==> wip/willow: inputs <==
## pipelined
module pipelined(
    input  wire              clk,
    input  wire              rst,
    input  wire              in_valid,
    output wire              in_ready,
    input  wire signed [15:0] a,
    input  wire signed [15:0] b,
    input  wire signed [15:0] c,
    input  wire signed [15:0] d,
    input  wire signed [15:0] e,
    output reg               out_valid,
    input  wire              out_ready,
    output reg signed [31:0]  y
);
==> flow/config.mk <==
export PLATFORM = sky130hd
export DESIGN_NAME = pipelined
export DESIGN_NICKNAME = pipelined
export VERILOG_FILES = /design/flow/design.v
export SDC_FILE = /design/flow/constraint.sdc
export NUM_CORES = 4
export LEC_CHECK = 0
export CAP_MARGIN = 15
export CORE_MARGIN = 2
export CORE_UTILIZATION = 72
export CTS_CLUSTER_DIAMETER = 174
export CTS_CLUSTER_SIZE = 95
export SLEW_MARGIN = 20
export TNS_END_PERCENT = 5
==> flow/constraint.sdc <==
create_clock -name core_clock -period 7.37 [get_ports {clk}]
set_input_delay 1.4740 -clock core_clock [delete_from_list [all_inputs] [get_ports {clk}]]
set_output_delay 1.4740 -clock core_clock [all_outputs]
set_load 0.01 [all_outputs]
run.sh (not shown) runs the stock make flow with config.mk's settings and CLKGATE_MAP_FILE=.
==> wip/harbor: changes against wip/willow <==
Settings changed: CAP_MARGIN 15 to 20, CORE_UTILIZATION 72 to 10, CTS_CLUSTER_DIAMETER 174 to default, CTS_CLUSTER_SIZE 95 to default, TNS_END_PERCENT 5 to default.
==> flow/constraint.sdc (replaced) <==
create_clock -name core_clock -period 9.96 [get_ports {clk}]
set_input_delay 1.9920 -clock core_clock [delete_from_list [all_inputs] [get_ports {clk}]]
set_output_delay 1.9920 -clock core_clock [all_outputs]
set_load 0.01 [all_outputs]
==> wip/pepper: changes against wip/willow <==
Settings changed: ABC_AREA from default to 1, CAP_MARGIN 15 to 20, CTS_CLUSTER_DIAMETER 174 to 372, CTS_CLUSTER_SIZE 95 to 96, HOLD_SLACK_MARGIN from default to -0.07, PLACE_DENSITY from default to 0.38, TNS_END_PERCENT 5 to 10.
==> flow/constraint.sdc (replaced) <==
create_clock -name core_clock -period 4.64 [get_ports {clk}]
set_input_delay 0.9280 -clock core_clock [delete_from_list [all_inputs] [get_ports {clk}]]
set_output_delay 0.9280 -clock core_clock [all_outputs]
set_load 0.01 [all_outputs]
==> run_results.csv <==
group,metric,value,unit
worst_setup_path,crit_path_max_fanout,6,
synth,post_synth_inst_count,3245,
worst_setup_path,worst_path_cell_trace,"clkdlybuf4s50_1 -> nand2_1 -> fa_1 -> fa_1 -> fa_1 -> inv_1 -> fa_1 -> fa_1 -> inv_1 -> fa_1 -> inv_1 -> ha_1 -> buf_4 -> nand2_1 -> a2bb2oi_1 -> a21oi_1 -> a311o_1 -> a41o_1 -> o211ai_1 -> a21oi_1 -> xnor2_1 -> a21oi_1",
worst_setup_path,worst_setup_sp_type,"primary input",
synth,postSynthSeqShare,11.58,%
synth,aoi_share,10.21,%
route,met2WireLength,37030,µm
final_timing,slew-limit-headroom,43.52,%
run_status,status,"finished clean",
the above is filed under wip/willow

==> run_results.csv <==
group,metric,value,unit
run_status,outcome.stop_stage,"global routing",
cts,cts_post_setup_buffers_inserted,79,
synth,aoi_share,5.236,%
placed_design,detailed_place.area,36490,µm²
synth,yosys.area.top_type_share,32.94,%
synth,synth-seq-cells,163,
run_status,tool.error,"[ERROR GRT-0116] Global routing finished with congestion. Check the congestion regions in the DRC Viewer.",
synth,synth.most_common_cell,"sky130_fd_sc_hd__inv_1",
run_status,status,"did not finish",
synth,enable_flop_cells,0,
synth,post_synth_inst_count,4637,
die,chipHeight,214.7,µm
synth,postSynthSeqShare,10.21,%
the above is filed under wip/pepper

==> run_results.csv <==
group,metric,value,unit
run_status,status,"finished clean",
worst_setup_path,worst_setup_sp_type,"primary input",
worst_setup_path,crit_path_max_fanout,16,
synth,aoi_share,10.21,%
final_timing,slew-limit-headroom,30.92,%
route,met2WireLength,42100,µm
the above is filed under wip/harbor


========
==> inputs of job 3747 <==
pipelined again, from the RTL that the note above started with.
clock: 6.23 ns
lec_check: 0
cap_margin: 20
core_margin: 2
core_utilization: 72
cts_cluster_size: 51
place_density: 0.67
setup_slack_margin: -0.1
slew_margin: 20
==> job 292: changes against job 3747 <==
CORE_UTILIZATION = 65   (was 72)
CTS_CLUSTER_DIAMETER = 246   (was default)
CTS_CLUSTER_SIZE = 100   (was 51)
PLACE_DENSITY = default   (was 0.67)
SETUP_SLACK_MARGIN = default   (was -0.1)
==> flow/constraint.sdc (replaced) <==
create_clock -name core_clock -period 8.0 [get_ports {clk}]
set_input_delay 1.6000 -clock core_clock [delete_from_list [all_inputs] [get_ports {clk}]]
set_output_delay 1.6000 -clock core_clock [all_outputs]
set_load 0.01 [all_outputs]
==> job 1929: changes against job 3747 <==
ABC_AREA = 1   (was default)
CORE_ASPECT_RATIO = 1.89   (was default)
CORE_UTILIZATION = 37   (was 72)
CTS_CLUSTER_DIAMETER = 246   (was default)
CTS_CLUSTER_SIZE = 100   (was 51)
PLACE_DENSITY = default   (was 0.67)
SETUP_SLACK_MARGIN = default   (was -0.1)
==> flow/constraint.sdc (replaced) <==
create_clock -name core_clock -period 8.0 [get_ports {clk}]
set_input_delay 1.6000 -clock core_clock [delete_from_list [all_inputs] [get_ports {clk}]]
set_output_delay 1.6000 -clock core_clock [all_outputs]
set_load 0.01 [all_outputs]
==> job 8346: changes against job 3747 <==
CTS_CLUSTER_DIAMETER = 199   (was default)
CTS_CLUSTER_SIZE = 45   (was 51)
PLACE_DENSITY = default   (was 0.67)
PLACE_DENSITY_LB_ADDON = 0.26   (was default)
SETUP_SLACK_MARGIN = default   (was -0.1)
TNS_END_PERCENT = 5   (was default)
==> flow/constraint.sdc (replaced) <==
create_clock -name core_clock -period 7.11 [get_ports {clk}]
set_input_delay 1.4220 -clock core_clock [delete_from_list [all_inputs] [get_ports {clk}]]
set_output_delay 1.4220 -clock core_clock [all_outputs]
set_load 0.01 [all_outputs]
==> qor summary <==
                                                                  job 292        job 1929         job 8346                   job 3747
Non-clk buf share                                                   6.90%           5.44%            10.4%                          -
Headroom to the max-slew limit                                      38.1%           21.6%            29.0%                          -
Die Size                                                      45000 sq um     88900 sq um      40700 sq um                40700 sq um
CTS clk-pin slew, worst paths                                     0.08 ns         0.07 ns          0.08 ns                          -
Startpoint type of the worst setup path                        input port      input port       input port                          -
Synthesized area per cell                                      8.68 sq um      6.89 sq um       8.68 sq um                 8.68 sq um
Setup TNS                                                            0 ns            0 ns        -0.327 ns                          -
Die H                                                         212 microns     408 microns      202 microns                202 microns
Post-CTS setup buffer count                                             0               0                1                         68
# placed instances                                                   3953            5812             4039                       4094
Post-layout utilization of the core                                 72.9%           41.0%            84.5%                          -
Outcome                                                    finished clean  finished clean  failed layout checks  aborted with a tool error
Last stage reached                                                      -               -                -             global routing
Violated checks                                                         -               -     setup timing                          -
Final weighted congestion in routability-driven placement           0.964           0.962            0.957                      0.950
Placed wire-length estimate                                       56.2 mm         79.5 mm          60.4 mm                    63.2 mm
Clock buf count                                                        17              17               17                          -

========
==> inputs of v31 <==
==> flow/design.v <==
`timescale 1ns / 1ps
module pipelined(
    input  wire              clk,
    input  wire              rst,
    input  wire              in_valid,
    output wire              in_ready,
    input  wire signed [15:0] a,
    input  wire signed [15:0] b,
    input  wire signed [15:0] c,
    input  wire signed [15:0] d,
    input  wire signed [15:0] e,
    output reg               out_valid,
    input  wire              out_ready,
    output reg signed [31:0]  y
);
    wire s3_ready_in;
    wire s2_ready_in;
    wire s1_ready_in;
    assign s3_ready_in = (~out_valid) || (out_valid && out_ready);
    assign s2_ready_in = (~s2_valid)  || (s2_valid  && s3_ready_in);
    assign s1_ready_in = (~s1_valid)  || (s1_valid  && s2_ready_in);
    assign in_ready = s1_ready_in;
    wire in_send = in_valid && in_ready;
    reg signed [31:0] s1_p1;
    reg signed [31:0] s1_p2;
    reg signed [15:0] s1_e;
    reg               s1_valid;
    always @(posedge clk) begin
        if (rst) begin
            s1_valid <= 1'b0;
            s1_p1    <= 32'sd0;
            s1_p2    <= 32'sd0;
            s1_e     <= 16'sd0;
        end else if (s1_ready_in) begin
            s1_valid <= in_send;
            if (in_send) begin
                s1_p1 <= $signed(a) * $signed(b);
                s1_p2 <= $signed(c) * $signed(d);
                s1_e  <= e;
            end
        end
    end
    reg signed [31:0] s2_s;
    reg signed [15:0] s2_e;
    reg               s2_valid;
    always @(posedge clk) begin
        if (rst) begin
            s2_valid <= 1'b0;
            s2_s     <= 32'sd0;
            s2_e     <= 16'sd0;
        end else if (s2_ready_in) begin
            s2_valid <= s1_valid;
            if (s1_valid) begin
                s2_s <= s1_p1 + s1_p2;
                s2_e <= s1_e;
            end
        end
    end
    always @(posedge clk) begin
        if (rst) begin
            out_valid <= 1'b0;
            y         <= 32'sd0;
        end else if (s3_ready_in) begin
            out_valid <= s2_valid;
            if (s2_valid) begin
                y <= s2_s + $signed(s2_e);
            end
        end
    end
endmodule
==> flow/run.sh <==
#!/bin/bash
# the make line also repeats each setting of config.mk as NAME=value (left out here)
make -C /OpenROAD-flow-scripts/flow DESIGN_CONFIG=/design/flow/config.mk WORK_HOME=/design/flow/orfs CLKGATE_MAP_FILE= finish
==> flow/config.mk <==
export PLATFORM = sky130hd
export DESIGN_NAME = pipelined
export DESIGN_NICKNAME = pipelined
export VERILOG_FILES = /design/flow/design.v
export SDC_FILE = /design/flow/constraint.sdc
export NUM_CORES = 4
export LEC_CHECK = 0
export CAP_MARGIN = 20
export CORE_MARGIN = 2
export CORE_UTILIZATION = 72
export CTS_CLUSTER_SIZE = 25
export PLACE_DENSITY = 0.67
export SETUP_SLACK_MARGIN = -0.1
export SLEW_MARGIN = 20
==> flow/constraint.sdc <==
create_clock -name core_clock -period 6.23 [get_ports {clk}]
set_input_delay 1.2460 -clock core_clock [delete_from_list [all_inputs] [get_ports {clk}]]
set_output_delay 1.2460 -clock core_clock [all_outputs]
set_load 0.01 [all_outputs]
==> v21: changes against v31 <==
CAP_MARGIN = 5   (was 20)
CTS_CLUSTER_SIZE = 32   (was 25)
SETUP_SLACK_MARGIN = -0.32   (was -0.1)
==> flow/constraint.sdc (replaced) <==
create_clock -name core_clock -period 6.35 [get_ports {clk}]
set_input_delay 1.2700 -clock core_clock [delete_from_list [all_inputs] [get_ports {clk}]]
set_output_delay 1.2700 -clock core_clock [all_outputs]
set_load 0.01 [all_outputs]
==> v35: changes against v31 <==
CTS_CLUSTER_DIAMETER = 174   (was not set)
CTS_CLUSTER_SIZE = 95   (was 25)
PLACE_DENSITY = not set   (was 0.67)
SETUP_SLACK_MARGIN = not set   (was -0.1)
==> flow/constraint.sdc (replaced) <==
create_clock -name core_clock -period 9.96 [get_ports {clk}]
set_input_delay 1.9920 -clock core_clock [delete_from_list [all_inputs] [get_ports {clk}]]
set_output_delay 1.9920 -clock core_clock [all_outputs]
set_load 0.01 [all_outputs]
==> summary of the runs <==
v35 finished with timing, DRC and antenna clean. v31 aborted during global routing (5_1_grt). v21 completed and failed the layout checks on setup timing.
Against v35, the design area of v21 is higher by about 9%.
In v21 the non-clock buffer count is higher than in v35, by 297.
Die size is the same in v31 and v21.
In v21 the final cell count is larger than in v35, by about 8%.
Between v35 and v21, the lower worst hold slack is in v21 (gap 0.0076 ns).
==> figures <==
Terminating pin of the worst hold path: v31 -; v21 s2_e[15]$_SDFFE_PP0P_; v35 y[15]$_SDFFE_PP0P_
Hold Startpoint: v31 -; v21 s1_e[15]$_SDFFE_PP0P_; v35 y[15]$_SDFFE_PP0P_
Nature of the critical path endpoint: v31 -; v21 register; v35 register
Critical path capture point: v31 -; v21 s1_p1[29]$_SDFFE_PP0P_; v35 s1_p1[29]$_SDFFE_PP0P_
Setup WS post-layout: v31 -; v21 -0.347 ns; v35 1.27 ns
Status: v31 aborted with a tool error; v21 failed layout checks; v35 finished clean
Stage where the flow stopped: v31 global routing (5_1_grt); v21 -; v35 -
Reasons for failing layout checks: v31 -; v21 setup timing; v35 -
Share of the core filled with cells: v31 -; v21 85.6%; v35 78.3%
CP max FO: v31 -; v21 6; v35 16
Inverters: v31 -; v21 597; v35 597
Non-clock buffer area fraction after layout: v31 -; v21 10.5%; v35 4.18%
DR DRC count: v31 -; v21 0; v35 0
Detailed-route vias per instance: v31 -; v21 5.97; v35 5.94
